--- flow/config.mk ---
export PLATFORM = sky130hd
export DESIGN_NAME = apb_uart
export DESIGN_NICKNAME = apb_uart
export VERILOG_FILES = /design/flow/design.v
export SDC_FILE = /design/flow/constraint.sdc
export NUM_CORES = 4
export LEC_CHECK = 0
export CAP_MARGIN = 20
export CELL_PAD_IN_SITES_DETAIL_PLACEMENT = 0
export CORE_MARGIN = 7
export CORE_UTILIZATION = 71
export CTS_CLUSTER_DIAMETER = 28
export CTS_CLUSTER_SIZE = 38
export GPL_ROUTABILITY_DRIVEN = 0
export GPL_TIMING_DRIVEN = 1
export SETUP_SLACK_MARGIN = 0.54
export SLEW_MARGIN = 20
--- flow/constraint.sdc ---
create_clock -name core_clock -period 2.25 [get_ports {pclk}]
set_input_delay 0.4500 -clock core_clock [delete_from_list [all_inputs] [get_ports {pclk}]]
set_output_delay 0.4500 -clock core_clock [all_outputs]
set_load 0.01 [all_outputs]
--- flow/design.v ---
module synchronizer(
	input clk,
	input reset_n,
	input async,
	output logic sync
);
	logic d1;
	always_ff @(posedge clk) begin 
		if(~reset_n) begin
			 d1 <= 0;
			 sync <= 0;
		end else begin
			 d1 <= async;
			 sync <= d1;
		end
	end
endmodule
module ff #(parameter BIT_RESET = 1) (
	input clk,     
	input reset_n,   
	input D,
	input en_i,
	output logic Q
);
	always_ff @(posedge clk) begin : proc_
		if(~reset_n) begin
			Q <= BIT_RESET;
		end else if(en_i) begin
			Q <= D;
		end else Q <= Q;
	end
endmodule : ff
module parity (
    input  logic        parity_type_i,      
    input  logic [7:0]  data_i,
    input  logic [1:0]  data_bit_num_i,     
    output logic        parity_bit_o
);
    logic parity_calculated;
    always_comb begin
        case (data_bit_num_i)
            2'b00: parity_calculated = ^data_i[4:0];    
            2'b01: parity_calculated = ^data_i[5:0];    
            2'b10: parity_calculated = ^data_i[6:0];    
            2'b11: parity_calculated = ^data_i[7:0];    
            default: parity_calculated = ^data_i;       
        endcase
        parity_bit_o = (parity_type_i) ? parity_calculated : ~parity_calculated;
    end
endmodule : parity
module piso (
	input clk,     
	input reset_n,   
	input shift_en_i,
	input load_en_i,
	input load_d0_i,
	input [7:0] data_i,
	output logic tx_o
);	
	logic [7:0] data;
	wire  f1, f2, f3, f4, f5, f6, f7;
	assign data[7] = load_en_i ? data_i[7] : 1;
	assign data[6] = load_en_i ? data_i[6] : f7;
	assign data[5] = load_en_i ? data_i[5] : f6;
	assign data[4] = load_en_i ? data_i[4] : f5;
	assign data[3] = load_en_i ? data_i[3] : f4;
	assign data[2] = load_en_i ? data_i[2] : f3;
	assign data[1] = load_en_i ? data_i[1] : f2;
	assign data[0] = (load_d0_i) ? 0 : (load_en_i ? data_i[0] : f1);
	ff ff_1_inst (.clk(clk), .reset_n(reset_n), .en_i(shift_en_i), .D(data[0]), .Q(tx_o));
	ff ff_2_inst (.clk(clk), .reset_n(reset_n), .en_i(shift_en_i), .D(data[1]), .Q(f1));
	ff ff_3_inst (.clk(clk), .reset_n(reset_n), .en_i(shift_en_i), .D(data[2]), .Q(f2));
	ff ff_4_inst (.clk(clk), .reset_n(reset_n), .en_i(shift_en_i), .D(data[3]), .Q(f3));
	ff ff_5_inst (.clk(clk), .reset_n(reset_n), .en_i(shift_en_i), .D(data[4]), .Q(f4));
	ff ff_6_inst (.clk(clk), .reset_n(reset_n), .en_i(shift_en_i), .D(data[5]), .Q(f5));
	ff ff_7_inst (.clk(clk), .reset_n(reset_n), .en_i(shift_en_i), .D(data[6]), .Q(f6));
	ff ff_8_inst (.clk(clk), .reset_n(reset_n), .en_i(shift_en_i), .D(data[7]), .Q(f7));
endmodule 
module transmitter_controller (
	input clk,     
	input reset_n,   
	input tx_en_i,
	input start_tx_i,
	input trans_data_fi_i,
	input trans_stop_fi_i,
	input tick_d_i,
	input parity_en_i,
	input cts_ni,
	output logic trans_en_o,
	output logic tx_finish_o
);
	typedef enum logic [2:0] {
        IDLE,  
        CTS, 
        WAIT, 
        TRANS_START,  
        TRANS_DATA, 
        TRANS_PARITY,  
        TRANS_STOP, 
        FINISH 
    } state_t; 
	state_t current_state, next_state;
	always_ff @(posedge clk) begin 
		if(~reset_n) begin
				current_state <= IDLE;
		end else begin
				 current_state<= next_state;
			end
		end
	logic start_tx_d;
	always_ff @(posedge clk) begin 
		if(~reset_n) begin
			 start_tx_d<= 0;
		end else begin
			start_tx_d<= start_tx_i;
		end
	end
	assign negedge_start = start_tx_d & ~start_tx_i; 
	logic start_en_d, start_en_d1;
	always_ff @(posedge clk) begin : proc_
		if(~reset_n) begin
			start_en_d <= 0;
			start_en_d1 <= 0;
		end else begin
			start_en_d <= negedge_start;
			start_en_d1 <= start_en_d;
		end
	end
	always_comb begin
		case (current_state)
			IDLE:  next_state = (tx_en_i) ? CTS: IDLE;
			CTS: next_state = (~cts_ni) ? WAIT : (~tx_en_i) ? IDLE: CTS;
			WAIT: next_state = (cts_ni) ? CTS :  (~tx_en_i)? IDLE : (start_en_d1) ? TRANS_START : WAIT;
			TRANS_START: next_state =  (tick_d_i) ? TRANS_DATA: TRANS_START;
			TRANS_DATA: next_state = (trans_data_fi_i & parity_en_i) ? TRANS_PARITY : (trans_data_fi_i & ~parity_en_i) ? TRANS_STOP : TRANS_DATA;
			TRANS_PARITY: next_state = (tick_d_i) ? TRANS_STOP : TRANS_PARITY;
			TRANS_STOP: next_state = (trans_stop_fi_i) ? FINISH : TRANS_STOP;
			FINISH:	next_state = (tx_en_i & ~cts_ni & start_en_d1) ? TRANS_START : (tx_en_i & ~cts_ni) ? WAIT : (tx_en_i) ? CTS :  IDLE;
			default: next_state = IDLE; 
		endcase
	end
	always_comb begin
		trans_en_o = 1'b0;
		tx_finish_o = 1'b0;
		case (current_state)
			TRANS_START: begin
				trans_en_o = 1'b1;
			end
			TRANS_DATA: begin
				trans_en_o = 1'b1;
			end
			TRANS_PARITY: begin
				trans_en_o = 1'b1;
			end
			TRANS_STOP: begin
				trans_en_o = 1'b1;
			end
			FINISH:	tx_finish_o = 1'b1;
			default: begin
					trans_en_o = 1'b0;
		            tx_finish_o = 1'b0;
		    end
		endcase
	end
endmodule 	
module uart_transmitter(
    input clk,
    input reset_n,
    input start_tx_i,
    input tx_en_i,
    input parity_type_i,
    input parity_en_i,
    input [7:0] data_i,
    input tick_i,
    input stop_bit_num_i,
    input cts_ni,
    input [1:0] data_bit_num_i,
    output logic tx_o,
    output logic trans_fi_o
);
    logic [3:0] data_size;
    logic [3:0] cnt_data_trans;
    logic [1:0] stop_bit_size;
    logic [3:0] total_data;
    logic [7:0] data;
    wire trans_en;
    wire shift_en; 
    assign shift_en = trans_en ? tick_i : 1'b0;
    assign stop_bit_size = (stop_bit_num_i) ? 2: 1;
      always_comb begin
        case (data_bit_num_i)
            2'b00: begin
                data_size = 4'd5;
                data = {3'b111, data_i[4:0]};
            end
            2'b01: begin
                data_size = 4'd6;
                data = {2'b11, data_i[5:0]};
            end
            2'b10: begin
                data_size = 4'd7;
                data = {1'b1, data_i[6:0]};
            end
            2'b11: begin
                data_size = 4'd8;
                data = data_i;
            end
        endcase
        total_data = data_size + parity_en_i + stop_bit_size + 1;
    end
    logic [7:0] sampled_data;
    logic [3:0] total_data_sampled;
    logic [3:0] data_size_sampled;
    always_ff @(posedge clk) begin
        if(~reset_n) begin
            sampled_data <= 0;
            total_data_sampled <= 0;
            data_size_sampled <= 0;
        end else begin
            sampled_data <= data;
            total_data_sampled <= total_data;
            data_size_sampled <=  data_size;
        end
    end
    logic tick_d;
    always_ff @(posedge clk) begin
        if(~reset_n) begin
            tick_d <= 0;
        end else begin
            tick_d <= tick_i;
        end
    end
    always_ff @(posedge clk) begin 
            if(~reset_n) begin
                 cnt_data_trans <= 0;
            end else if(shift_en) begin
                 cnt_data_trans <=  cnt_data_trans + 1;
            end else if(~trans_en)  begin
                cnt_data_trans <= 0;
            end
        end 
    wire parity_bit_o;
    parity parity_inst
        (
            .parity_type_i (parity_type_i),
            .data_i        (sampled_data),
            .data_bit_num_i(data_bit_num_i),
            .parity_bit_o  (parity_bit_o)
        );
    wire trans_data_fi, trans_stop_fi;
    assign trans_data_fi = (cnt_data_trans == (1+ data_size_sampled));
    assign trans_stop_fi = (cnt_data_trans == total_data_sampled);
    wire load_d0;
    assign load_d0 = (~|cnt_data_trans) | (parity_en_i & ~parity_bit_o & trans_data_fi);
    wire load_en;
    assign load_en = cnt_data_trans == 1;
    logic load_d0_sampled;
    logic load_en_sampled;
    logic trans_data_fi_sampled;
    logic trans_stop_fi_sampled;
    always_ff @(posedge clk) begin
           if(~reset_n) begin
            load_d0_sampled <= 0;
            load_en_sampled <= 0;
            trans_data_fi_sampled <= 0;
            trans_stop_fi_sampled <= 0;
        end else begin
            load_d0_sampled <= load_d0;
            load_en_sampled <= load_en;
            trans_data_fi_sampled <=  trans_data_fi;
            trans_stop_fi_sampled <=  trans_stop_fi;
        end
    end
    transmitter_controller transmitter_controller_inst
        (
            .clk             (clk),
            .reset_n         (reset_n),
            .tx_en_i         (tx_en_i),
            .start_tx_i      (start_tx_i),
            .trans_data_fi_i (trans_data_fi_sampled),
            .trans_stop_fi_i (trans_stop_fi_sampled),
            .tick_d_i        (tick_d),
            .cts_ni         (cts_ni),
            .parity_en_i     (parity_en_i),
            .trans_en_o      (trans_en),
            .tx_finish_o     (trans_fi_o)
        );
    piso piso_inst
        (
            .clk        (clk),
            .reset_n    (reset_n),
            .shift_en_i (shift_en),
            .load_en_i  (load_en_sampled),
            .load_d0_i (load_d0_sampled),
            .data_i     (sampled_data),
            .tx_o       (tx_o)
        );
endmodule 
module transmitter_fifo #(parameter DEPTH = 16)(
	input clk,
	input reset_n,
	input [7:0] fifo_tx_i,
	input fifo_tx_push_i,
	input fifo_tx_pop_i,
	input fifo_tx_reset_i,
	output logic  [7:0] fifo_tx_o,
	output  fifo_tx_empty_o,
	output  fifo_tx_full_o
	);
   localparam PTR_WIDTH = $clog2(DEPTH);
   logic [7:0] mem [0:DEPTH-1];
   logic [PTR_WIDTH-1:0] rd_ptr, wr_ptr;
   logic [PTR_WIDTH:0]   count;
    assign  fifo_tx_empty_o = (count == 0);
    assign fifo_tx_full_o  = (count == DEPTH);
    assign fifo_tx_o = mem[rd_ptr];
     always_ff @(posedge clk) begin
        if (~reset_n ) begin
            rd_ptr <= 0;
            wr_ptr <= 0;
            count  <= 0;
        end else if(fifo_tx_reset_i)  begin 
             rd_ptr <= 0;
            wr_ptr <= 0;
            count  <= 0;
        end else begin
            if (fifo_tx_push_i & !fifo_tx_full_o) begin
                mem[wr_ptr] <= fifo_tx_i;
                wr_ptr <= wr_ptr + 1;
                count <= count + 1;
            end
            if (fifo_tx_pop_i & !fifo_tx_empty_o) begin
                rd_ptr <= rd_ptr + 1;
                count <= count - 1;
            end
        end
    end
endmodule
module uart_tx_top (
    input        clk,
    input        reset_n,
    input        fifo_en_i,              
    input        tx_en_i,
    input        parity_type_i,
    input        parity_en_i,
    input        tick_i,
    input fifo_tx_reset_i,
    input        stop_bit_num_i,
    input [1:0]  data_bit_num_i,
    input [7:0]  data_i,  
    input hf_en_i,
    input cts_ni,              
    input        write_data_i,  
    input start_tx_i,        
    output         tx_o,
    output         fifo_tx_empty_o,
    output         fifo_tx_full_o,
    output         trans_fi_o
);
    logic tx_busy;
    assign fifo_tx_pop = fifo_en_i & trans_fi_o & ~fifo_tx_empty_o;
    logic [7:0] fifo_data_out;
    logic       fifo_push;
    logic write_data_d1, write_data_d2;
    always_ff @(posedge clk) begin 
        if (~reset_n) begin
            write_data_d1 <= 0;
            write_data_d2 <= 0;
        end else begin
            write_data_d1 <= write_data_i;
            write_data_d2 <= write_data_d1;
        end
    end
    synchronizer inst_synchronizer (.clk(clk), .reset_n(reset_n), .async(cts_ni), .sync(cts_sync));
    logic tx_busy_pulse;
    assign negedge_write_data_en = ~write_data_d1 & write_data_d2;
    assign fifo_push = fifo_en_i & negedge_write_data_en;
    assign cts_n = hf_en_i ? cts_sync : 0;
    transmitter_fifo fifo_tx_inst (
        .clk(clk),
        .reset_n(reset_n),
        .fifo_tx_i(data_i),
        .fifo_tx_push_i(fifo_push),
        .fifo_tx_pop_i(fifo_tx_pop),
        .fifo_tx_reset_i(fifo_tx_reset_i), 
        .fifo_tx_o(fifo_data_out),
        .fifo_tx_empty_o(fifo_tx_empty_o),
        .fifo_tx_full_o(fifo_tx_full_o)
    );
    logic [7:0] tx_data_mux;
    logic       start_tx;
    always_comb begin
        if (fifo_en_i) begin
            tx_data_mux = fifo_data_out;
            start_tx = start_tx_i |  (~fifo_tx_empty_o & tx_busy_pulse);
        end else begin
            tx_data_mux = data_i;
            start_tx    = start_tx_i; 
        end
    end
    logic tx_busy_d;
    always_ff @(posedge clk) begin 
        if(~reset_n) begin
            tx_busy_d <= 0;
        end else begin
            tx_busy_d <= tx_busy;
        end
    end
    assign negedge_tx_busy = ~tx_busy & tx_busy_d;
        always_ff @(posedge clk) begin 
        if(~reset_n) begin
            tx_busy_pulse <= 0;
        end else if (negedge_tx_busy) begin
            tx_busy_pulse <= 1;
        end else begin
            tx_busy_pulse <= 0;
        end
    end
     always_ff @(posedge clk) begin
        if (~reset_n) begin
            tx_busy <= 1'b0;
        end else if (trans_fi_o) begin
            tx_busy <= 1'b0;
        end else if (start_tx & tx_en_i) begin
            tx_busy <= 1'b1;  
        end
    end
    uart_transmitter uart_tx_inst (
        .clk(clk),
        .reset_n(reset_n),
        .cts_ni(cts_n),
        .start_tx_i(start_tx),
        .tx_en_i(tx_en_i),
        .parity_type_i(parity_type_i),
        .parity_en_i(parity_en_i),
        .data_i(tx_data_mux),
        .tick_i(tick_i),
        .stop_bit_num_i(stop_bit_num_i),
        .data_bit_num_i(data_bit_num_i),
        .tx_o(tx_o),
        .trans_fi_o(trans_fi_o)
    );
endmodule
module shift_register(
		input clk,
		input reset_n,
		input shift_en_i,
		input data_i,
		output [7:0] data_o
	);
	logic [7:0] shift_regs;
	always_ff @(posedge clk) begin
		if(~reset_n) begin
			shift_regs <= 0;
		end else if(shift_en_i) begin
			 shift_regs <= {data_i, shift_regs[7:1]} ;
		end
	end
	assign data_o = shift_regs;
endmodule
module receiver_controller(
		input clk,
		input reset_n,
		input rx_en_i,
		input start_bit_detected_i,
		input clk_1x_i,
		input clk_2x_i,
		input receive_data_fi_i,
		input receive_total_fi_i,
		input parity_en_i,
		input rts_ni,
		output logic receive_en,
		output logic data_o_valid,
		output logic receive_data_en
	);
	typedef enum logic [2:0] {
        IDLE,  
        RTS, 
        SCAN,  
        WAIT_START,  
        RECEIVE_DATA, 
        RECEIVE_PARITY, 
        RECEIVE_STOP, 
        FINISH 
    } state_t; 
	state_t current_state, next_state;
	always_ff @(posedge clk) begin 
		if(~reset_n) begin
				current_state <= IDLE;
		end else begin
				 current_state<= next_state;
			end
		end
	always_comb begin
		case (current_state)
			IDLE:  next_state = (rx_en_i) ? RTS: IDLE;
			RTS: next_state = (~rts_ni) ? SCAN : (~rx_en_i) ? IDLE: RTS; 
			SCAN: next_state = (rts_ni) ? RTS : (~rx_en_i)? IDLE : (start_bit_detected_i) ? WAIT_START : SCAN;
			WAIT_START: next_state = (clk_1x_i) ? RECEIVE_DATA: WAIT_START;
			RECEIVE_DATA: next_state = (receive_data_fi_i & parity_en_i) ? RECEIVE_PARITY : (receive_data_fi_i & ~ parity_en_i) ? RECEIVE_STOP : RECEIVE_DATA;  
			RECEIVE_PARITY : next_state = (clk_2x_i) ? RECEIVE_STOP : RECEIVE_PARITY;
			RECEIVE_STOP: next_state = (receive_total_fi_i) ? FINISH: RECEIVE_STOP;
			FINISH: next_state =  (rx_en_i & ~rts_ni & start_bit_detected_i) ? WAIT_START : (rx_en_i & ~rts_ni) ? SCAN : (rx_en_i) ? RTS : IDLE;
		endcase
	end
	always_comb begin
		receive_data_en = 1'b0;
		receive_en = 1'b0;
		data_o_valid = 1'b0;
		case (current_state)
			RECEIVE_DATA: begin
				receive_data_en = 1'b1;
				receive_en = 1'b1;
			end
			RECEIVE_PARITY: begin
				receive_en = 1'b1;
			end
			RECEIVE_STOP: begin
				receive_en = 1'b1;
			end
			FINISH:	data_o_valid = 1'b1;
			default: begin
					receive_data_en = 1'b0;
                    receive_en = 1'b0;
                    data_o_valid = 1'b0;
			end
		endcase
	end
endmodule
module uart_receiver(
		input clk,
		input reset_n,
		input rx_en_i,
		input tick_i,
	    input parity_type_i,
	    input parity_en_i,
    	input tx_i,
   		input stop_bit_num_i,
    	input [1:0] data_bit_num_i,
    	output logic [7:0] data_o,
    	input rts_ni,
    	output logic data_o_valid,
    	output logic parity_err_o,
    	output logic stop_bit_err_o
    	);
		logic [3:0] clk_div;
	wire tx_sync;
	synchronizer sync(
		.clk(clk),
		.reset_n(reset_n),
		.async(tx_i),
		.sync(tx_sync)
		);
	logic d1;
	always_ff @(posedge clk) begin 
		if(~reset_n) begin
			d1 <= 0;
		end else begin
			d1 <= tx_sync;
		end
	end
  	logic [3:0] data_size;
    logic [1:0] stop_bit_size;
    logic [3:0] total_data_size;
	logic [3:0] data_size_sampled;
	logic [3:0] total_data_size_sampled;
    logic [7:0] data;
    wire [7:0] data_receive;
    wire receive_en;
    	wire receive_data_en;
	assign clk_1x = clk_div == 4'b1111 & tick_i;
	assign clk_2x = clk_div == 4'b1110 & tick_i;
	assign data_receive_en = clk_1x  & receive_en;
	assign shift_receive_en = clk_1x & receive_data_en;
	logic [3:0] count_data;
	assign receive_data_fi = count_data == data_size_sampled;
    assign receive_total_fi_i = count_data == total_data_size_sampled;
	assign start_bit_detected = (d1 & ~tx_sync);
	assign stop_bit_size = (stop_bit_num_i) ? 2 : 1;
	assign parity_check = count_data == data_size_sampled & data_receive_en;
	logic parity_check_sampled;
	logic parity_bit_sampled;
	assign parity_bit = (parity_check_sampled) ? tx_sync : 0; 
	wire expected_parity_bit = (^data) ^ parity_type_i;
	assign parity_err = (parity_en_i && parity_check_sampled) ?
						(parity_bit_sampled != expected_parity_bit) : 1'b0;
  	assign stop_bit_1_check = (count_data == data_size_sampled + parity_en_i) && data_receive_en; 
  	assign stop_bit_2_check = (count_data == data_size_sampled + parity_en_i + 1) && data_receive_en;
	logic stop_bit_1_check_sampled;
	logic stop_bit_2_check_sampled;
  	assign stop_bit_err = (stop_bit_1_check_sampled & (tx_sync != 1'b1)) |
                      (stop_bit_num_i & stop_bit_2_check_sampled & (tx_sync != 1'b1));
always_ff @(posedge clk) begin
		if(~reset_n) begin
			data_o <= 0;
		end else if(receive_total_fi_i) begin
				data_o <= data;
			end
		end
      always_comb begin
        case (data_bit_num_i)
            2'b00: begin
                data_size = 4'd5;
                data = {3'b000, data_receive[7:3]};
            end
            2'b01: begin
                data_size = 4'd6;
                data = {2'b00, data_receive[7:2]};
            end
            2'b10: begin
                data_size = 4'd7;
                data = {1'b0, data_receive[7:1]};
            end
            2'b11: begin
                data_size = 4'd8;
                data = data_receive;
            end
        endcase
        total_data_size = data_size + parity_en_i + stop_bit_size;
    end
	always_ff @(posedge clk) begin
		if(~reset_n) begin
			 parity_err_o <= 0;
			 data_size_sampled <= 0;
			 total_data_size_sampled <= 0;
			 parity_check_sampled <= 0;
			 parity_bit_sampled <= 0;
			 stop_bit_1_check_sampled <= 0;
			 stop_bit_2_check_sampled <= 0;
			 stop_bit_err_o <= 0;
		end else begin
			 parity_err_o <= parity_err;
			 data_size_sampled <= data_size;
			 total_data_size_sampled <= total_data_size;
			 parity_check_sampled <= parity_check;
			 parity_bit_sampled <= parity_bit;
			 stop_bit_1_check_sampled <= stop_bit_1_check;
			 stop_bit_2_check_sampled <= stop_bit_2_check;
			 stop_bit_err_o <= stop_bit_err;
		end
	end
	always_ff @(posedge clk) begin
		if(~reset_n) begin
			 count_data <= 0;
		end else if(data_receive_en) begin
			 count_data <= count_data + 1;
		end else if(receive_total_fi_i) begin
				count_data <= 0;
			end
	end
	always_ff @(posedge clk) begin 
		if(~reset_n) begin
			clk_div <= 0;
		end else if(tick_i) begin
			clk_div <= clk_div + 1;
		end
	end
		shift_register shift_register_inst
		(
			.clk        (clk),
			.reset_n    (reset_n),
			.shift_en_i (shift_receive_en),
			.data_i     (tx_sync),
			.data_o     (data_receive)
		);
	receiver_controller receiver_controller_inst
		(
			.clk                  (clk),
			.reset_n              (reset_n),
			.rx_en_i              (rx_en_i),
			.rts_ni              (rts_ni),
			.start_bit_detected_i (start_bit_detected),
			.clk_1x_i             (clk_1x),
			.clk_2x_i             (clk_2x),
			.receive_data_fi_i    (receive_data_fi),
			.receive_total_fi_i   (receive_total_fi_i),
			.parity_en_i          (parity_en_i),
			.receive_data_en      (receive_data_en),
			.data_o_valid         (data_o_valid),
			.receive_en (receive_en)
		);
endmodule
module receiver_fifo #(
    parameter DEPTH = 16
)(
    input            clk,
    input             reset_n,
    input   [7:0] fifo_rx_i,
    input               fifo_rx_push_i,
    input               fifo_rx_pop_i,
    input               fifo_rx_reset_i,
    input   [1:0]       fifo_rx_trig_level_i,
    output logic [7:0] fifo_rx_o,
    output              fifo_rx_empty_o,
    output              fifo_rx_full_o,
    output fifo_rx_triggered_o
    );
    localparam PTR_WIDTH = $clog2(DEPTH);
    logic [7:0] mem [0:DEPTH-1];
    logic [PTR_WIDTH-1:0] rd_ptr, wr_ptr;
    logic [PTR_WIDTH:0]   count;
    logic [PTR_WIDTH:0] trig_level;
    always_comb begin
        case (fifo_rx_trig_level_i)
            2'd0: trig_level = 1;
            2'd1: trig_level = 4;
            2'd2: trig_level = 8;
            default: trig_level = 14;
        endcase
    end
    assign fifo_rx_triggered_o = (count >= trig_level);
    assign fifo_rx_empty_o = (count == 0);
    assign fifo_rx_full_o  = (count == DEPTH);
    assign fifo_rx_o = mem[rd_ptr];
    always_ff @(posedge clk) begin
        if (~reset_n) begin
            rd_ptr <= 0;
            wr_ptr <= 0;
            count  <= 0;
        end else if(fifo_rx_reset_i) begin
            rd_ptr <= 0;
            wr_ptr <= 0;
            count  <= 0;
        end else begin
            if (fifo_rx_push_i & !fifo_rx_full_o) begin
                mem[wr_ptr] <= fifo_rx_i;
                wr_ptr <= wr_ptr + 1;
                count <= count + 1;
            end
            if (fifo_rx_pop_i & !fifo_rx_empty_o) begin
                rd_ptr <= rd_ptr + 1;
                count <= count - 1;
            end
        end
    end
endmodule
module uart_rx_top (
    input        clk,
    input        reset_n,
    input        rx_en_i,
    input        tick_i,
    input        parity_type_i,
    input        parity_en_i,
    input        tx_i,
    input fifo_rx_reset_i,
    input        stop_bit_num_i,
    input [1:0]  data_bit_num_i,
    input        fifo_en_i,    
    input  force_rts_i,                
    input        fifo_rx_pop_i,
    input [1:0]  fifo_rx_trig_level_i,
    input        hf_en_i,
    input rdr_empty_i,
    output logic [7:0]  data_o,
    output logic        data_o_valid,
    output logic        parity_err_o,
    output logic        stop_bit_err_o,
    output logic        fifo_rx_empty_o,
    output fifo_rx_overrun,
    output logic rts_no
);
    logic [7:0] receiver_data;
    logic       receiver_data_valid;
    wire fifo_rx_full_o;
    wire trigger_fifo_lt_14;
    assign trigger_fifo_lt_14 = ~(fifo_rx_trig_level_i[0] & fifo_rx_trig_level_i[1]);
    uart_receiver uart_rx_inst (
        .clk(clk),
        .reset_n(reset_n),
        .rx_en_i(rx_en_i),
        .tick_i(tick_i),
        .parity_type_i(parity_type_i),
        .parity_en_i(parity_en_i),
        .tx_i(tx_i),
        .rts_ni        (rts_no),
        .stop_bit_num_i(stop_bit_num_i),
        .data_bit_num_i(data_bit_num_i),
        .data_o(receiver_data),
        .data_o_valid(receiver_data_valid),
        .parity_err_o(parity_err_o),
        .stop_bit_err_o(stop_bit_err_o)
    );
    wire fifo_rx_triggered;
    logic [7:0] fifo_out;
    logic       fifo_push;
    always_ff @(posedge clk) begin
        if(~reset_n) begin
            rts_no <= 0;
        end else if(hf_en_i) begin
           if(force_rts_i) begin
            rts_no <= 0;
            end else if( (~fifo_en_i & ~rdr_empty_i) | (fifo_en_i &(trigger_fifo_lt_14 & fifo_rx_triggered) | (~trigger_fifo_lt_14 & fifo_rx_triggered))) begin 
                rts_no <= 1;
            end else if(  (~fifo_en_i & rdr_empty_i) | (fifo_en_i & (trigger_fifo_lt_14 & rts_no & fifo_rx_empty_o) | (~trigger_fifo_lt_14 & ~fifo_rx_triggered))) begin
                rts_no <= 0;
            end
         end
    end
    assign fifo_push = fifo_en_i && receiver_data_valid;
    receiver_fifo fifo_rx_inst (
        .clk(clk),
        .reset_n(reset_n),
        .fifo_rx_i(receiver_data),
        .fifo_rx_push_i(fifo_push),
        .fifo_rx_pop_i(fifo_rx_pop_i),
        .fifo_rx_reset_i(fifo_rx_reset_i),  
        .fifo_rx_o(fifo_out),
        .fifo_rx_empty_o(fifo_rx_empty_o),
        .fifo_rx_trig_level_i(fifo_rx_trig_level_i),
        .fifo_rx_full_o(fifo_rx_full_o),
        .fifo_rx_triggered_o (fifo_rx_triggered)
           );
    logic fifo_rx_pop_d;
    always_ff @(posedge clk) begin 
        if(~reset_n) begin
            fifo_rx_pop_d <= 0;
        end else begin
            fifo_rx_pop_d <= fifo_rx_pop_i;
        end
    end
    wire negedge_rx_pop= ~fifo_rx_pop_i & fifo_rx_pop_d;
    assign fifo_rx_overrun = fifo_en_i & fifo_rx_full_o & receiver_data_valid;
    logic [7:0] msg;
    logic data_valid;
    always_comb begin
        if (fifo_en_i) begin
            msg       = fifo_out;
            data_valid = (fifo_rx_empty_o & receiver_data_valid) | (~fifo_rx_empty_o & negedge_rx_pop );
        end else begin
            msg       = receiver_data;
            data_valid = receiver_data_valid;
        end
    end
    logic data_valid_d;
    always_ff @(posedge clk) begin : proc_
        if(~reset_n) begin
            data_o_valid <= 0;
            data_valid_d <= 0;      
        end else  begin
            data_valid_d <= data_valid;
             data_o_valid <= data_valid_d;
        end
    end
    always_ff @(posedge clk) begin
        if(~reset_n) begin
            data_o <= 0;
        end else if(data_valid_d) begin
            data_o <= msg;
        end
    end
endmodule
module baud_generator #(
    parameter SYSTEM_FREQUENCY = 50_000_000,
    parameter SAMPLING_RATE = 16
) (
    input clk,
    input reset_n,
    input [2:0] baud_sl_i,
    output logic tick_tx,
    output logic tick_rx
);
    logic [31:0] BIT_PERIOD_TX, BIT_PERIOD_RX;
    logic [31:0] counter_tx, counter_rx;
    logic [2:0] baud_sl_prev;
    logic baud_changed;
    logic [31:0] BIT_PERIOD_TX_SEL, BIT_PERIOD_RX_SEL;
    always_comb begin
        case (baud_sl_i)
            3'd0: begin BIT_PERIOD_TX_SEL = SYSTEM_FREQUENCY / 4800;   BIT_PERIOD_RX_SEL = SYSTEM_FREQUENCY / (16 *4800);   end
            3'd1: begin BIT_PERIOD_TX_SEL = SYSTEM_FREQUENCY / 9600;   BIT_PERIOD_RX_SEL = SYSTEM_FREQUENCY / (16 *9600);   end
            3'd2: begin BIT_PERIOD_TX_SEL = SYSTEM_FREQUENCY / 14400;  BIT_PERIOD_RX_SEL = SYSTEM_FREQUENCY / (16 *14400);  end
            3'd3: begin BIT_PERIOD_TX_SEL = SYSTEM_FREQUENCY / 19200;  BIT_PERIOD_RX_SEL = SYSTEM_FREQUENCY / (16 *19200);  end
            3'd4: begin BIT_PERIOD_TX_SEL = SYSTEM_FREQUENCY / 38400;  BIT_PERIOD_RX_SEL = SYSTEM_FREQUENCY / (16 *38400);  end
            3'd5: begin BIT_PERIOD_TX_SEL = SYSTEM_FREQUENCY / 57600;  BIT_PERIOD_RX_SEL = SYSTEM_FREQUENCY / (16 *57600);  end
            3'd6: begin BIT_PERIOD_TX_SEL = SYSTEM_FREQUENCY / 115200; BIT_PERIOD_RX_SEL = SYSTEM_FREQUENCY / (16 *115200); end
            default: begin BIT_PERIOD_TX_SEL = SYSTEM_FREQUENCY / 230400; BIT_PERIOD_RX_SEL = SYSTEM_FREQUENCY / (16 *230400); end
        endcase
    end
    always_ff @(posedge clk) begin
        if (!reset_n) begin
            baud_sl_prev <= 0;
            baud_changed <= 0;
        end else begin
            baud_changed <= (baud_sl_i != baud_sl_prev);
            baud_sl_prev <= baud_sl_i;
        end
    end
    always_ff @(posedge clk) begin : proc_
        if(~reset_n) begin
            BIT_PERIOD_TX <= SYSTEM_FREQUENCY / 115200;
            BIT_PERIOD_RX <= SYSTEM_FREQUENCY / (16 *115200);
        end else if(baud_changed) begin
            BIT_PERIOD_TX <= BIT_PERIOD_TX_SEL;
            BIT_PERIOD_RX <= BIT_PERIOD_RX_SEL;
        end
    end
    always_ff @(posedge clk) begin
        if (~reset_n ) begin
            counter_tx <= 0;
            tick_tx <= 0;
        end else if(baud_changed) begin
         counter_tx <= 0;
            tick_tx <= 0;
        end else begin
            if (counter_tx == BIT_PERIOD_TX - 1) begin
                counter_tx <= 0;
                tick_tx <= 1;
            end else begin
                counter_tx <= counter_tx + 1;
                tick_tx <= 0;
            end
        end
    end
    always_ff @(posedge clk) begin
        if (!reset_n || baud_changed) begin
            counter_rx <= 0;
            tick_rx <= 0;
        end else begin
            if (counter_rx == BIT_PERIOD_RX - 1) begin
                counter_rx <= 0;
                tick_rx <= 1;
            end else begin
                counter_rx <= counter_rx + 1;
                tick_rx <= 0;
            end
        end
    end
endmodule
module apb_controller(
	input clk,
	input reset_n,
	input psel_i,
	input penable_i,
	input addr_err_i,
	output logic pready_o,
	output logic act_en_o,
	output logic pslverr_o
);
assign pslverr_o = addr_err_i & pready_o;
	typedef enum logic [1:0] {
    IDLE   = 2'b00,
    SETUP  = 2'b01,
    WAIT_ = 2'b10,
    ACCESS = 2'b11
  } state_e;
  state_e current_state, next_state;
  always_ff @(posedge clk) begin
    if (~reset_n) begin
      current_state <= IDLE;
    end else begin
      current_state <= next_state;
    end
  end
   always_comb begin
    next_state = IDLE;
    case (current_state)
      IDLE: begin
        if (psel_i & !penable_i) begin
          next_state = SETUP;
        end
      end
      SETUP: begin
      	if(~psel_i) next_state = IDLE;
      	else if(penable_i) next_state = WAIT_;
      	else next_state = SETUP;
      end
      WAIT_: begin
      	next_state = ACCESS;
      end
      ACCESS: begin
      	next_state = IDLE;
      end
      default: next_state = IDLE;
    endcase
  end
 always_comb begin
 	pready_o = 1'b0;
 	act_en_o = 1'b0;
    case (current_state)
      IDLE: begin
      end
      SETUP: begin
      end
      WAIT_: begin
      	act_en_o = 1'b1;
      end
      ACCESS: begin
      	pready_o = 1'b1;
      end
    endcase
  end
endmodule 
module register_file (
	input        clk,            
	input        reset_n,
	input [11:0] addr_i,
	input        wr_rd_i,
	input        en_i,
	input [31:0] pwdata_i,
	input [3:0]  byte_strobe_i,
	output logic [31:0] prdata_o,
	output logic [31:0] tdr_o,
	input [31:0] rdr_i,
	output logic [31:0] lcr_o,
	output logic [31:0] ocr_o,
	input [31:0] lsr_i,
	output logic [31:0] fcr_o,
	output logic [31:0] ier_o,
	input [31:0] iir_i,
  output logic [31:0] hcr_o,
	output logic        addr_err_o
);
    localparam logic [11:0] ADDR_TDR = 12'h000;
    localparam logic [11:0] ADDR_RDR = 12'h004;
    localparam logic [11:0] ADDR_LCR = 12'h008;
    localparam logic [11:0] ADDR_OCR = 12'h00C;
    localparam logic [11:0] ADDR_LSR = 12'h010;
    localparam logic [11:0] ADDR_FCR = 12'h014;
    localparam logic [11:0] ADDR_IER = 12'h018;
    localparam logic [11:0] ADDR_IIR = 12'h01C;
    localparam logic [11:0] ADDR_HCR = 12'h020;
  wire start_tx_pulse;
  assign start_tx_pulse = ocr_o[1];
  always_ff @(posedge clk) begin
    if (~reset_n) begin
      tdr_o       <= 32'b0;
      lcr_o       <= 32'b0;
      ocr_o       <= 32'b0;
      fcr_o       <= 32'b0;
      ier_o       <= 32'b0;
      hcr_o <=    32'b0;
      prdata_o    <= 32'b0;
      addr_err_o  <= 1'b0;
    end else begin
      addr_err_o <= 1'b0;
      if (start_tx_pulse) begin
        ocr_o[1] <= 1'b0; 
      end
      if (en_i & wr_rd_i) begin   
        unique case (addr_i)
          ADDR_TDR: begin
            if (byte_strobe_i[0]) tdr_o[7:0]    <= pwdata_i[7:0];
            if (byte_strobe_i[1]) tdr_o[15:8]   <= pwdata_i[15:8];
            if (byte_strobe_i[2]) tdr_o[23:16]  <= pwdata_i[23:16];
            if (byte_strobe_i[3]) tdr_o[31:24]  <= pwdata_i[31:24];
          end
        ADDR_LCR: begin
          if (byte_strobe_i[0]) lcr_o[7:0]    <= pwdata_i[7:0];
          if (byte_strobe_i[1]) lcr_o[15:8]   <= pwdata_i[15:8];
          if (byte_strobe_i[2]) lcr_o[23:16]  <= pwdata_i[23:16];
          if (byte_strobe_i[3]) lcr_o[31:24]  <= pwdata_i[31:24];
        end
        ADDR_OCR: begin
          if (byte_strobe_i[0]) ocr_o[7:0]    <= pwdata_i[7:0];
          if (byte_strobe_i[1]) ocr_o[15:8]   <= pwdata_i[15:8];
          if (byte_strobe_i[2]) ocr_o[23:16]  <= pwdata_i[23:16];
          if (byte_strobe_i[3]) ocr_o[31:24]  <= pwdata_i[31:24];
        end
        ADDR_FCR: begin
          if (byte_strobe_i[0]) fcr_o[7:0]    <= pwdata_i[7:0];
          if (byte_strobe_i[1]) fcr_o[15:8]   <= pwdata_i[15:8];
          if (byte_strobe_i[2]) fcr_o[23:16]  <= pwdata_i[23:16];
          if (byte_strobe_i[3]) fcr_o[31:24]  <= pwdata_i[31:24];
        end
        ADDR_IER: begin
          if (byte_strobe_i[0]) ier_o[7:0]    <= pwdata_i[7:0];
          if (byte_strobe_i[1]) ier_o[15:8]   <= pwdata_i[15:8];
          if (byte_strobe_i[2]) ier_o[23:16]  <= pwdata_i[23:16];
          if (byte_strobe_i[3]) ier_o[31:24]  <= pwdata_i[31:24];
        end
      ADDR_HCR: begin
        if (byte_strobe_i[0]) hcr_o[7:0]    <= pwdata_i[7:0];
        if (byte_strobe_i[1]) hcr_o[15:8]   <= pwdata_i[15:8];
        if (byte_strobe_i[2]) hcr_o[23:16]  <= pwdata_i[23:16];
        if (byte_strobe_i[3]) hcr_o[31:24]  <= pwdata_i[31:24];
      end
      default: addr_err_o <= 1'b1;
    endcase
    end else if (en_i & !wr_rd_i) begin   
        unique case (addr_i)
          ADDR_TDR: prdata_o <= tdr_o;
          ADDR_RDR: prdata_o <= rdr_i;
          ADDR_LCR: prdata_o <= lcr_o;
          ADDR_OCR: prdata_o <= ocr_o;
          ADDR_LSR: prdata_o <= lsr_i;
          ADDR_FCR: prdata_o <= fcr_o;
          ADDR_IER: prdata_o <= ier_o;
          ADDR_IIR: prdata_o <= iir_i;
          ADDR_HCR: prdata_o <= hcr_o;
          default: begin
            prdata_o   <= 32'b0;
            addr_err_o <= 1'b1;
          end
        endcase
      end
    end
  end
endmodule
module apb_slave (
	input clk,    
	input preset_n,  
	input psel,
	input penable,
	input pwrite,
	input[11:0] paddr,
	input[3:0] pstrb,
	input[31:0] pwdata,
	output pready,
	output pslverr,
	output[31:0] prdata,
	output [31:0] tdr,
	input  [31:0] rdr,
	output logic [31:0] lcr,
	output logic [31:0] ocr,
	input [31:0] lsr,
	output logic [31:0] fcr,
	output logic [31:0] ier,
	input [31:0] iir,
	output logic [31:0] hcr
);
	logic addr_err;
	logic register_access_en;
	apb_controller apb_controller_inst
		(
			.clk        (clk),
			.reset_n    (preset_n),
			.psel_i     (psel),
			.penable_i  (penable),
			.addr_err_i (addr_err),
			.pready_o   (pready),
			.act_en_o   (register_access_en),
			.pslverr_o  (pslverr)
		);
	register_file register_file_inst
		(
			.clk           (clk),
			.reset_n       (preset_n),
			.addr_i        (paddr),
			.wr_rd_i       (pwrite),
			.en_i          (register_access_en),
			.pwdata_i      (pwdata),
			.byte_strobe_i (pstrb),
			.prdata_o      (prdata),
			.tdr_o         (tdr),
			.rdr_i         (rdr),
			.lcr_o         (lcr),
			.ocr_o         (ocr),
			.lsr_i         (lsr),
			.fcr_o         (fcr),
			.ier_o         (ier),
			.iir_i         (iir),
	.hcr_o        (hcr),
			.addr_err_o    (addr_err)
		);
endmodule 
module apb_uart #(
    parameter SYSTEM_FREQUENCY = 50_000_000,
    parameter SAMPLING_RATE = 16
)(
    input pclk,  
    input preset_n,  
    input psel,
    input penable,
    input pwrite,
    input[11:0] paddr,
    input[3:0] pstrb,
    input[31:0] pwdata,
    output pready,
    output pslverr,
    output[31:0] prdata,
    output irq,
    output logic baud_o,
    output logic tick_rx, 
    input cts_n,
    input rx,
    output tx,
    output rts_n
);
    localparam logic [11:0] ADDR_TDR = 12'h000;
    localparam logic [11:0] ADDR_RDR = 12'h004;
    localparam logic [11:0] ADDR_LCR = 12'h008;
    localparam logic [11:0] ADDR_OCR = 12'h00C;
    localparam logic [11:0] ADDR_LSR = 12'h010;
    localparam logic [11:0] ADDR_FCR = 12'h014;
    localparam logic [11:0] ADDR_IER = 12'h018;
    localparam logic [11:0] ADDR_IIR = 12'h01C;
    localparam logic [11:0] ADDR_HCR = 12'h020;
    logic [31:0] tdr;
    logic [31:0] rdr;
    logic [31:0] lcr;
    logic [31:0] ocr;
    logic [31:0] lsr;
    logic [31:0] fcr;
    logic [31:0] ier;
    logic [31:0] iir;
    logic [31:0] hcr;
    logic [31:0] pwdata_d;
    logic psel_d;
    logic penable_d;
    logic pwrite_d;
    logic [11:0] paddr_d;
    logic [3:0] pstrb_d;
    always_ff @(posedge pclk or negedge preset_n) begin
        if(~preset_n) begin
             pwdata_d<= 0;
             psel_d <= 0;
             penable_d <= 0;
             pwrite_d <= 0;
             paddr_d <= 0;
             pstrb_d <= 0;
        end else begin
            pwdata_d <= pwdata;
            psel_d <= psel;
            penable_d <= penable;
            pwrite_d <= pwrite;
            paddr_d <= paddr;
            pstrb_d <= pstrb;
        end
    end
    apb_slave apb_slave_inst
        (
            .clk      (pclk),
            .preset_n (preset_n),
            .psel     (psel_d),
            .penable  (penable_d),
            .pwrite   (pwrite_d),
            .paddr    (paddr_d),
            .pstrb    (pstrb_d),
            .pwdata   (pwdata_d),
            .pready   (pready),
            .pslverr  (pslverr),
            .prdata   (prdata),
            .tdr      (tdr),
            .rdr      (rdr),
            .lcr      (lcr),
            .ocr      (ocr),
            .lsr      (lsr),
            .fcr      (fcr),
            .ier      (ier),
            .iir      (iir),
            .hcr     (hcr)
        );
    assign cpu_read_rdr = pready & !pwrite & paddr == ADDR_RDR;
    assign cpu_write_tdr = pready & pwrite & paddr == ADDR_TDR;
    assign cpu_read_lsr = pready & !pwrite & paddr == ADDR_LSR;
    assign cpu_read_iir = pready & !pwrite & paddr == ADDR_IIR;
    logic tdr_empty;
    wire data_o_valid;
    wire fifo_rx_empty;
    wire fifo_rx_overrun;
    wire parity_err;
    wire stop_bit_err;
    logic rdr_empty;
    wire [7:0] data_received;
    wire fifo_tx_empty;
    wire fifo_tx_full;
    wire lsr0_set;
    assign lsr1_set = (~fcr[0] & ~rdr_empty) | (fcr[0] & ~fifo_rx_empty);
    assign lsr2_set = parity_err;
    assign lsr3_set = stop_bit_err;
    assign lsr4_set = (~fcr[0] & tdr_empty) | (fcr[0] & fifo_tx_empty);
    assign lsr5_set = (fcr[0] & parity_err & stop_bit_err);
    assign lsr6_set = (~fcr[0] & ~rdr_empty & data_o_valid) | fifo_rx_overrun;
    logic [31:0] prdata_prev;
    always_ff @(posedge pclk or negedge preset_n) begin 
        if(~preset_n) begin
            prdata_prev <= 0;
        end else begin
            prdata_prev <= prdata;
        end
    end
    assign lsr0_reset = cpu_read_lsr & ~prdata_prev[0] & prdata[0];
    assign lsr1_reset = (~fcr[0] & rdr_empty) | (fcr[0] & fifo_rx_empty);
    assign lsr2_reset = cpu_read_lsr & ~prdata_prev[2] & prdata[2];
    assign lsr3_reset = cpu_read_lsr & ~prdata_prev[3] & prdata[3];
    assign lsr4_reset = (~fcr[0] & ~tdr_empty) | (fcr[0] & ~fifo_tx_empty);
    assign lsr5_reset = cpu_read_lsr & ~prdata_prev[5] & prdata[5];
    assign lsr6_reset = cpu_read_lsr & ~prdata_prev[6] & prdata[6];
    logic cpu_write_tdr_d;
    always_ff @(posedge pclk or negedge preset_n) begin
        if (~preset_n) cpu_write_tdr_d <= 0;
        else cpu_write_tdr_d <= cpu_write_tdr;
    end  
    always_ff @(posedge pclk or negedge preset_n) begin 
        if(~preset_n) begin
             tdr_empty<= 1;
        end else if(cpu_write_tdr_d) begin
             tdr_empty <= 0;
        end else if((~fcr[0] &~tdr_empty & ocr[1] ) | (fcr[0] & ocr[1] & fifo_tx_empty)) begin
            tdr_empty <= 1;
        end
    end
    assign fifo_rx_pop_ready = cpu_read_rdr & ~fifo_rx_empty;
    logic fifo_rx_pop;
    always_ff @(posedge pclk or negedge preset_n) begin
        if(~preset_n) begin
            fifo_rx_pop <= 0;
        end else begin
            fifo_rx_pop <= fifo_rx_pop_ready;
        end
    end
    assign tick_tx = baud_o;
    baud_generator #(
        .SYSTEM_FREQUENCY(SYSTEM_FREQUENCY),
        .SAMPLING_RATE(SAMPLING_RATE)
    ) baud_gen_inst (
        .clk(pclk),
        .reset_n(preset_n),
        .baud_sl_i(lcr[7:5]),
        .tick_tx(baud_o),
        .tick_rx(tick_rx)
    );
    uart_tx_top uart_tx_top_inst
        (
            .clk             (pclk),
            .reset_n         (preset_n),
            .fifo_en_i       (fcr[0]),
            .tx_en_i         (ocr[0]),
            .parity_type_i   (lcr[4]),
            .parity_en_i     (lcr[3]),
            .tick_i          (tick_tx),
            .stop_bit_num_i  (lcr[2]),
            .cts_ni           (cts_n),
            .hf_en_i         (hcr[0]),
            .data_bit_num_i  (lcr[1:0]),
            .fifo_tx_reset_i(fcr[2]),
            .data_i          (tdr[7:0]),
            .write_data_i    (cpu_write_tdr_d), 
            .start_tx_i  (ocr[1]), 
            .tx_o            (tx),
            .fifo_tx_empty_o (fifo_tx_empty),
            .fifo_tx_full_o  (fifo_tx_full),
            .trans_fi_o       (lsr0_set)
        );
    uart_rx_top uart_rx_top_inst
        (
            .clk                  (pclk),
            .reset_n              (preset_n),
            .rx_en_i              (ocr[2]),
            .tick_i               (tick_rx),
            .parity_type_i        (lcr[4]),
            .parity_en_i          (lcr[3]),
            .tx_i                 (rx),
            .stop_bit_num_i       (lcr[2]),
            .data_bit_num_i       (lcr[1:0]),
            .fifo_en_i              (fcr[0]),
            .fifo_rx_reset_i     (fcr[1]),
            .fifo_rx_trig_level_i(fcr[4:3]),
            .hf_en_i             (hcr[0]),
            .force_rts_i          (hcr[1]),
            .fifo_rx_pop_i        (fifo_rx_pop),
            .data_o               (data_received),
            .data_o_valid         (data_o_valid),
            .parity_err_o         (parity_err),
            .stop_bit_err_o       (stop_bit_err),
            .fifo_rx_empty_o      (fifo_rx_empty),
            .fifo_rx_overrun     (fifo_rx_overrun),
            .rts_no              (rts_n),
            .rdr_empty_i      (rdr_empty)
        );
    always_ff @(posedge pclk or negedge preset_n) begin 
        if(~preset_n) begin
            lsr[31:0] <= 0;
        end else begin
            if(lsr0_set) begin
                lsr[0] <= 1;
            end 
            if(lsr0_reset) begin
                lsr[0] <= 0;
            end
            if(lsr1_set) begin
                lsr[1] <= 1;
            end 
            if(lsr1_reset) begin
                lsr[1] <= 0;
            end
            if(lsr2_set) begin
                lsr[2] <= 1;
            end 
            if(lsr2_reset) begin
                lsr[2] <= 0;
            end
            if(lsr3_set) begin
                lsr[3] <= 1;
            end 
            if(lsr3_reset) begin
                lsr[3] <= 0;
            end
            if(lsr4_set) begin
                lsr[4] <= 1;
            end 
            if(lsr4_reset) begin
                lsr[4] <= 0;
            end
            if(lsr5_set) begin
                lsr[5] <= 1;
            end 
            if(lsr5_reset) begin
                lsr[5] <= 0;
            end
            if(lsr6_set) begin
                lsr[6] <= 1;
            end 
            if(lsr6_reset) begin
                lsr[6] <= 0;
            end
        end
    end
    always_ff @(posedge pclk or negedge preset_n) begin 
        if(~preset_n) begin
            rdr <= 0;
            rdr_empty <= 1;
        end else if(data_o_valid) begin
            rdr <= {24'b0, data_received};
            rdr_empty <= 1'b0;
        end else if(cpu_read_rdr) begin
            rdr_empty <= 1'b1;
        end
    end
    wire lsr_stt = (lsr[2] | lsr[3]  | lsr[5] | lsr[6]);
       always_ff @(posedge pclk or negedge preset_n) begin 
        if(~preset_n) begin
            iir <= 32'h00000001; 
        end else begin
            if(cpu_read_iir) begin
                iir[2:0] <=  3'b001; 
            end else begin
                if(ier[2] & lsr_stt) begin
                    iir[2:0] <=  3'b110; 
                end else if(ier[0] & ~rdr_empty) begin
                    iir[2:0] <=  3'b100; 
                end else if(ier[1] & tdr_empty & ocr[1]) begin
                    iir[2:0] <=  3'b010; 
                end 
            end
        end
    end
    assign irq = ~iir[0];
endmodule
--- flow/run.sh ---
#!/bin/bash
# the make line also repeats each setting of config.mk as NAME=value (left out here)
make -C /OpenROAD-flow-scripts/flow DESIGN_CONFIG=/design/flow/config.mk WORK_HOME=/design/flow/orfs CLKGATE_MAP_FILE= finish
==> results_slide.txt, run 1 <==
Physical Implementation Snapshot

Outcome
  • Outcome: aborted with a tool error
  • Last stage: global routing
  • Error: [ERROR GRT-0232] Routing congestion too high. Check the congestion heatmap in the GUI.

Logic synthesis
  • Number of cells in Yosys stat: 3020
  • Mux share: 8.30%
  • Synth Net Count: 3125
  • Most used DFF post-synth: dfxtp_1
  • Synth area leader: dfxtp_1
  • Comb area leader: simple AND/OR/NAND/NOR gates
  • Yosys cell types: 83
  • Yosys top cell by instances: dfxtp_1
  • Cell Area, Synth: 33300 um^2
  • Synth cell count leaders: dfxtp_1 (476), nand2_1 (436), nor2_1 (260)
  • Post-synth regs: 810
  • Synth Seq Share: 57.6%
  • XOR/XNOR Area Share: slightly above 4%
  • Synth top area cells: dfxtp_1 (29%), edfxtp_1 (23%), dfrtp_1 (5.6%)
  • Fa+ha+maj area frac: slightly above 2%
  • Top cell area share: 28.6%
  • FFs w/ async S/R, synth: 9.63%
  • Chip area in the Yosys report: ~33000 um^2
  • YS warnings: 54
  • Synth Area in Simple Gates: 15.3%
  • Post-synth EDFFs: 256
  • Cells after Synth: roughly 3000
  • Avg Inst Size Synth: 11.0 um^2
  • Compound Share, Synth: under 10%

Global route
  • Gr usage total: between 90% and 100%
  • Remaining global-route overflow: between 4000 and 5000

Placed design
  • Dpl hpwl: 58900 um
  • Placed Cells: 3745
  • Worst slack, placed: -171 ps
  • I/O Buffers: 93
  • Placed inst area: 36400 um^2

Die
  • Vert. Die Dim: 230 um
  • Area of the core: 46400 um^2
  • Std cell rows: between 70 and 80
  • Chip area: 53100 um^2
  • Initial Util: 71.8%
  • Die width: 230 um
  • # IOs: 94

Clock tree
  • CTS Buffer Depth: 3
  • Total CTS buffers: between 100 and 150
  • Sink Count: between 800 and 900
  • CTS H-tree lvls: 4
  • Clk root buf: clkbuf_16
metal layers:
layer	GRT overflow	global-route usage, %
met1	27	85.3
met2	3077	123
met3	27	75.6
met4	984	108
met5	1	39.9
what timing repair did:
action | 4_1_cts
endpoints found under the hold margin | 58
resized | 390
hold buffers | 1
buffers inserted | 65
setup endpoints to repair | 681
gates cloned | 9
pin swaps | 99
==> inputs of run 2 (changes only) <==
Settings changed: CELL_PAD_IN_SITES_DETAIL_PLACEMENT 0 to default, CORE_MARGIN 7 to 2, CORE_UTILIZATION 71 to 70, CTS_CLUSTER_DIAMETER 28 to default, CTS_CLUSTER_SIZE 38 to default, GPL_ROUTABILITY_DRIVEN 0 to default, GPL_TIMING_DRIVEN 1 to default, SETUP_SLACK_MARGIN 0.54 to default.
Clock period 2.25 ns to 6.03 ns, I/O delays scaled along.
==> run 2 against run 1 <==
Compared with the run above:
- now clean on timing, DRC and antenna
- synthesized area stayed put
- die area is 7.2% lower
- synthesized cell count stayed put
==> results_slide.txt, run 2 <==
Implementation Results

Placed design
  • Dpl hpwl: 53800 um (was 58900 um)
  • Placer's final routability congestion estimate: 0.872
  • Placed Cells: 3590 (was 3745)
  • I/O Buffers: 93 (unchanged)

Logic synthesis
  • Cells after Synth: 3020 (unchanged)
  • YS warnings: 54 (unchanged)
  • Synth area leader: dfxtp_1 (unchanged)
  • Number of cells in Yosys stat: 3020 (unchanged)
  • Post-synth EDFFs: 256 (unchanged)
  • Avg Inst Size Synth: 11.0 um^2 (unchanged)
  • Synth top area cells: dfxtp_1 (29%), edfxtp_1 (23%), dfrtp_1 (5.6%) (unchanged)
  • Synth Area in Simple Gates: 15.3% (unchanged)
  • Comb area leader: simple AND/OR/NAND/NOR gates (unchanged)
  • Fa+ha+maj area frac: 2.02% (unchanged)
  • Synth Net Count: 3125 (unchanged)
  • Most used DFF post-synth: dfxtp_1 (unchanged)
  • Chip area in the Yosys report: 33300 um^2 (unchanged)
  • FFs w/ async S/R, synth: 9.63% (unchanged)
  • Top cell area share: 28.6% (unchanged)
  • Synth cell count leaders: dfxtp_1 (476), nand2_1 (436), nor2_1 (260) (unchanged)
  • Synth Seq Share: 57.6% (unchanged)
  • Mux share: 8.30% (unchanged)
  • Compound Share, Synth: 9.81% (unchanged)
  • Cell Area, Synth: 33300 um^2 (unchanged)
  • XOR/XNOR Area Share: 4.15% (unchanged)
  • Post-synth regs: 810 (unchanged)
  • Yosys cell types: 83 (unchanged)
  • Yosys top cell by instances: dfxtp_1 (unchanged)

Detailed routing
  • Via/cell ratio: roughly 6.4
  • Initial drt markers: 2680
  • Pre-antenna DRT Iters: 7
  • Post-route DRC violation count: 0
  • DRT Wirelength: 81800 um
  • WL/cell: 21.9 um
  • ANT nets after route: 0
  • Vias: 24091

Power and ir drop
  • Comb pwr share: 2.2%
  • Biggest consumer: sequential cells
  • Switching Share: between 20% and 30%
  • Net load switching power: around 2.3 mW
  • Clk power: between 5 and 6 mW
  • Clk network pwr share: 46.4%
  • Internal power: 8.82 mW
  • Register share of total power: 51.4%
  • Power Density: around 300 nW/um^2
  • Worst IR Drop VDD: 268 uV
  • P_comb: about 240 uW
  • Pwr Total: 11.1 mW
  • Sequential logic power: 5.70 mW
  • Leak Pwr: 12.9 nW

Global route
  • Remaining global-route overflow: 0
  • Gr usage total: about a third
  • Antenna violations before repair: 2
  • Pin count of the biggest net entering global routing: 111
  • Vias in the first global route: 23815
  • First-pass GRT wire length: 130000 um

Critical path
  • Critical path arrival: 4010 ps
  • CP cell instances: nor2_1 > nand4_1 > or3_1 > nor3_2 > buf_4 > nand2_1 > nand2_1 > a21oi_1
  • CP Launch Type: flop
  • Critical R2R Capture: apb_slave_inst.register_file_inst.tdr_o[26]
  • Worst path slowest cell: nor3_2
  • Setup crit end kind: flop
  • Critical path's top delay family: simple AND/OR/NAND/NOR gates
  • Cell mode on critical path: nand2_1
  • Critical path class: reg2reg
  • Worst R2R Start: paddr_d[1]
  • CP max stage delay: 630 ps
  • R2R depth: 8
  • Worst-path maximum fanout: 28
  • Data required, critical path: ~6500 ps
  • Instance count on the critical path: 8
  • End point of the critical path: apb_slave_inst.register_file_inst.tdr_o[26]
  • R2R Setup Slk: 2470 ps
  • CP bufs+invs: 1
  • Crit. Startpoint: paddr_d[1]

Final layout
  • Layout Cells excl Fill: 3737
  • Nets: 3169
  • Filler instances: ~2800
  • Area grow syn2layout: 12.2%

Clock tree
  • Total CTS buffers: 79 (was 146)
  • Resized cells post-CTS: 0 (was 390)
  • Post-CTS Hold Buffers: 0 (was 1)
  • Post-CTS Setup Repair Bufs: 0 (was 65)
  • CTS Buffer Depth: 3 (unchanged)
  • CTS H-tree lvls: 3 (was 4)
  • Clk root buf: clkbuf_16 (unchanged)
  • Clk latency of the worst-skew pair: 630 ps
  • CTS tree: yes
  • Clock slew at reported path FFs: 60 ps
  • Sink Count: 810 (unchanged)

Job
  • Max cap viols: 0
  • Tool Warnings: 47

Hold path
  • Hold depth: 0
  • Worst Hold Class: reg2reg
  • Hold Path End: prdata_prev[2]
  • Min-delay src: apb_slave_inst.register_file_inst.prdata_o[2]

Die
  • Std cell rows: 79 (unchanged)
  • Vert. Die Dim: 222 um (was 230 um)
  • # IOs: 94 (unchanged)
  • Chip area: 49300 um^2 (was 53100 um^2)
  • Area of the core: 46800 um^2 (was 46400 um^2)
  • Die width: 222 um (was 230 um)
  • Initial Util: 71.2% (was 71.8%)

Timing
  • Worst slew pin tran: between 1000 and 1500 ps
  • Final Max Slew Viols: 0
  • Fmax: around 280 MHz
  • Final hold violations: 0
  • Setup Viol. Count Final: 0
  • Fin crit share: 59.0%
  • Slew HR: around 28%
  • RSZ-0062 raised after global routing: no
  • Setup TNS: 0 ps
  • Min Tclk post-route: about 3600 ps
  • Final Skew: 21.9 ps

Outcome
  • Outcome: finished clean (was aborted with a tool error)
==> run 2: cell type report <==
class / instances / area, um^2 / area share [%]
Clock buffer: 120 / 2490 / 6.67
Timing Repair Buffer: 122 / 1160 / 3.10
Tap cell: 607 / 759 / 2.04
Sequential cell: 810 / 19200 / 51.4
Antenna cell: 1 / 2.50 / 0.00671
Clock inverter: 26 / 288 / 0.771
Inverter: 69 / 267 / 0.714
Multi-Input combinational cell: 1982 / 13200 / 35.3
==> run 2: layer usage <==
metal	vias to the layer above	part of all wire [%]	track usage, %
li1	10903	-	-
met1	11838	40	44.5
met2	1144	49	55.5
met3	204	7.8	5.49
met4	2	3.4	12.0
met5	-	0.012	0
==> run 2: metrics by stage <==
stage	setup slack [ps]	cell area (um^2)	hold slack (ps)	util, %
after detailed placement	2330	34500	373	73.9
after global placement	2470	34500	376	73.8
after global routing	2230	37300	398	79.8
after CTS	2580	37300	380	79.8
final	2470	37300	386	79.8
after floorplan	2970	33300	361	-
==> inputs of run 3 (changes only) <==
Settings changed: CELL_PAD_IN_SITES_DETAIL_PLACEMENT from default to 0, CORE_UTILIZATION 70 to 72, CTS_CLUSTER_DIAMETER from default to 336, CTS_CLUSTER_SIZE from default to 15, GPL_ROUTABILITY_DRIVEN from default to 0, GPL_TIMING_DRIVEN from default to 1, PLACE_DENSITY_LB_ADDON from default to 0.05, SETUP_SLACK_MARGIN from default to 0.81.
Clock period 6.03 ns to 3.37 ns, I/O delays scaled along.
==> run 3 against run 2 <==
Compared with the run above:
- still clean on timing, DRC and antenna
- power grew 55%
- hold slack gained 27 ps
- clock skew grew 14 ps
- synthesized cell count is the same
- setup slack lost 1700 ps
- global-route usage grew 2.4 points
- critical path depth shrank 2
- design area shrank 0.51%
- sequential power grew 79%
- largest cell class unchanged
==> results_slide.txt, run 3 <==
Implementation Results

Logic synthesis
  • Fa+ha+maj area frac: 2.02% (unchanged)
  • Compound Share, Synth: 9.81% (unchanged)
  • Synth Seq Share: 57.6% (unchanged)
  • Post-synth regs: 810 (unchanged)
  • Cell Area, Synth: 33300 um^2 (unchanged)
  • Synth top area cells: dfxtp_1 (29%), edfxtp_1 (23%), dfrtp_1 (5.6%) (unchanged)
  • Synth Net Count: 3125 (unchanged)
  • Most used DFF post-synth: dfxtp_1 (unchanged)
  • Synth Area in Simple Gates: 15.3% (unchanged)
  • Comb area leader: simple AND/OR/NAND/NOR gates (unchanged)
  • Synth cell count leaders: dfxtp_1 (476), nand2_1 (436), nor2_1 (260) (unchanged)
  • Synth area leader: dfxtp_1 (unchanged)
  • Avg Inst Size Synth: 11.0 um^2 (unchanged)
  • Number of cells in Yosys stat: 3020 (unchanged)
  • Yosys top cell by instances: dfxtp_1 (unchanged)
  • Mux share: 8.30% (unchanged)
  • Chip area in the Yosys report: 33300 um^2 (unchanged)
  • YS warnings: 54 (unchanged)
  • Yosys cell types: 83 (unchanged)
  • Top cell area share: 28.6% (unchanged)
  • Cells after Synth: 3020 (unchanged)
  • XOR/XNOR Area Share: 4.15% (unchanged)
  • FFs w/ async S/R, synth: 9.63% (unchanged)
  • Post-synth EDFFs: 256 (unchanged)

Die
  • Chip area: 47900 um^2 (was 49300 um^2)
  • Die width: 219 um (was 222 um)
  • Initial Util: 73.2% (was 71.2%)
  • Std cell rows: 78 (was 79)
  • # IOs: 94 (unchanged)
  • Area of the core: 45500 um^2 (was 46800 um^2)
  • Vert. Die Dim: 219 um (was 222 um)

Power and ir drop
  • P_comb: 478 uW (was 244 uW)
  • Biggest consumer: sequential cells (unchanged)
  • Internal power: 13.5 mW (was 8.82 mW)
  • Switching Share: 21.3% (was 20.5%)
  • Power Density: 463 nW/um^2 (was 297 nW/um^2)
  • Clk power: 6.53 mW (was 5.14 mW)
  • Clk network pwr share: 37.9% (was 46.4%)
  • Register share of total power: 59.3% (was 51.4%)
  • Net load switching power: 3.66 mW (was 2.27 mW)
  • Leak Pwr: 12.7 nW (was 12.9 nW)
  • Comb pwr share: 2.8% (was 2.2%)
  • Worst IR Drop VDD: 529 uV (was 268 uV)
  • Sequential logic power: 10.2 mW (was 5.70 mW)

Detailed routing
  • Via/cell ratio: 6.61 (was 6.45)
  • Metal2 WL: 42000 um (was 39900 um)
  • ANT nets after route: 0 (unchanged)
  • Post-Route M1 WL: 32700 um (was 32800 um)
  • Vias: 24701 (was 24091)
  • WL/cell: 22.9 um (was 21.9 um)
  • Initial drt markers: 3251 (was 2680)
  • Top Layer Used: met4 (was met5)
  • Routed wl met3: 7810 um (was 6410 um)
  • DRT Wirelength: 85700 um (was 81800 um)
  • Pre-antenna DRT Iters: 9 (was 7)
  • Post-route DRC violation count: 0 (unchanged)

Critical path
  • Worst path slowest cell: dfrtp_1 (was nor3_2)
  • R2R Setup Slk: 730 ps (was 2470 ps)
  • End point of the critical path: apb_slave_inst.register_file_inst.hcr_o[4] (was apb_slave_inst.register_file_inst.tdr_o[26])
  • Crit. Startpoint: paddr_d[4] (was paddr_d[1])
  • Worst R2R Start: paddr_d[4] (was paddr_d[1])
  • R2R depth: 6 (was 8)
  • Critical path arrival: 3120 ps (was 4010 ps)
  • CP cell instances: nor2b_1 > nand2_1 > or2_2 > nor2_2 > mux2i_1 > nor2_1 (was nor2_1 > nand4_1 > or3_1 > nor3_2 > buf_4 > nand2_1 > nand2_1 > a21oi_1)
  • CP bufs+invs: 0 (was 1)
  • Worst-path maximum fanout: 16 (was 28)
  • Critical path's top delay family: simple AND/OR/NAND/NOR gates (unchanged)
  • CP Launch Type: flop (unchanged)
  • CP max stage delay: 570 ps (was 630 ps)
  • Data required, critical path: 3850 ps (was 6480 ps)
  • Instance count on the critical path: 6 (was 8)
  • Critical path class: reg2reg (unchanged)
  • Critical R2R Capture: apb_slave_inst.register_file_inst.hcr_o[4] (was apb_slave_inst.register_file_inst.tdr_o[26])
  • Setup crit end kind: flop (unchanged)

Timing
  • Min Tclk post-route: 2640 ps (was 3560 ps)
  • Setup Viol. Count Final: 0 (unchanged)
  • Slew HR: 35.7% (was 28.4%)
  • Final Max Slew Viols: 0 (unchanged)
  • Worst slew pin tran: 963 ps (was 1070 ps)
  • Setup TNS: 0 ps (unchanged)
  • Final Skew: 35.6 ps (was 21.9 ps)
  • Fin crit share: 78.4% (was 59.0%)
  • Final hold violations: 0 (unchanged)
  • RSZ-0062 raised after global routing: yes (was no)
  • Fmax: 378 MHz (was 281 MHz)
  • Fin worst setup slack: 727 ps (was 2470 ps)

Job
  • Max cap viols: 0 (unchanged)
  • Tool Warnings: 47 (unchanged)

Global route
  • Antenna violations before repair: 1 (was 2)
  • Vias in the first global route: 24402 (was 23815)
  • First-pass GRT wire length: 133000 um (was 130000 um)
  • Pin count of the biggest net entering global routing: 149 (was 111)
  • Gr usage total: 35.7% (was 33.3%)
  • Remaining global-route overflow: 0 (unchanged)

Final layout
  • Area grow syn2layout: 11.6% (was 12.2%)
  • Nets: 3204 (was 3169)
  • Layout Cells excl Fill: 3739 (was 3737)

Clock tree
  • CTS tree: yes (unchanged)
  • Total CTS buffers: 59 (was 79)
  • Clock slew at reported path FFs: 70 ps (was 60 ps)
  • Sink Count: 810 (unchanged)
  • Clk latency of the worst-skew pair: 650 ps (was 630 ps)
  • CTS H-tree lvls: 2 (was 3)
  • Clk root buf: clkbuf_16 (unchanged)
  • CTS Buffer Depth: 3 (unchanged)

Placed design
  • Worst slack, placed: 406 ps (was 2330 ps)
  • I/O Buffers: 93 (unchanged)
  • Dpl hpwl: 55800 um (was 53800 um)
  • Placed Cells: 3611 (was 3590)

Hold path
  • Worst Hold Class: reg2reg (unchanged)
  • Hold depth: 1 (was 0)
  • Min-delay src: cpu_write_tdr_d (was apb_slave_inst.register_file_inst.prdata_o[2])
  • Hold Path End: tdr_empty (was prdata_prev[2])

Outcome
  • Outcome: finished clean (unchanged)
run 3: per-stage QoR:
stage	hold WS (ps)	instance area (um^2)	util, %	total power [mW]
after floorplan	361	33300	-	10.6
after global placement	382	34800	76.5	10.8
after detailed placement	400	34800	76.5	10.8
after CTS	410	36600	80.6	17.2
after global routing	440	37100	81.6	17.6
final	413	37100	81.6	17.2
run 3: area by class of cell:
type	count	area [um^2]
flip-flops and latches	810	19200
multi-input cells	1982	13500
fillers	2654	8350
repair buffers	177	1740
clock buffers	99	1630
well taps	600	751
inverters	69	274
clock inverters	1	8.76
diodes	1	2.50
run 3: layer usage:
layer	up-vias	GRT usage, %
met1	12080	47.5
met2	1421	59.6
li1	10965	-
met4	0	13.7
met5	-	0
met3	235	5.64
run 3: timing repair:
item                                    in CTS  in global routing
buffers inserted                            14                  6
hold buffers                                 1                  0
endpoints found under the hold margin        1                  0
pin swaps                                    6                 28
gates resized                               23                 91
gates cloned                                 1                  5
endpoints found under the setup margin     180                269
No activity file was given, so power comes from the tool's default toggle rates.
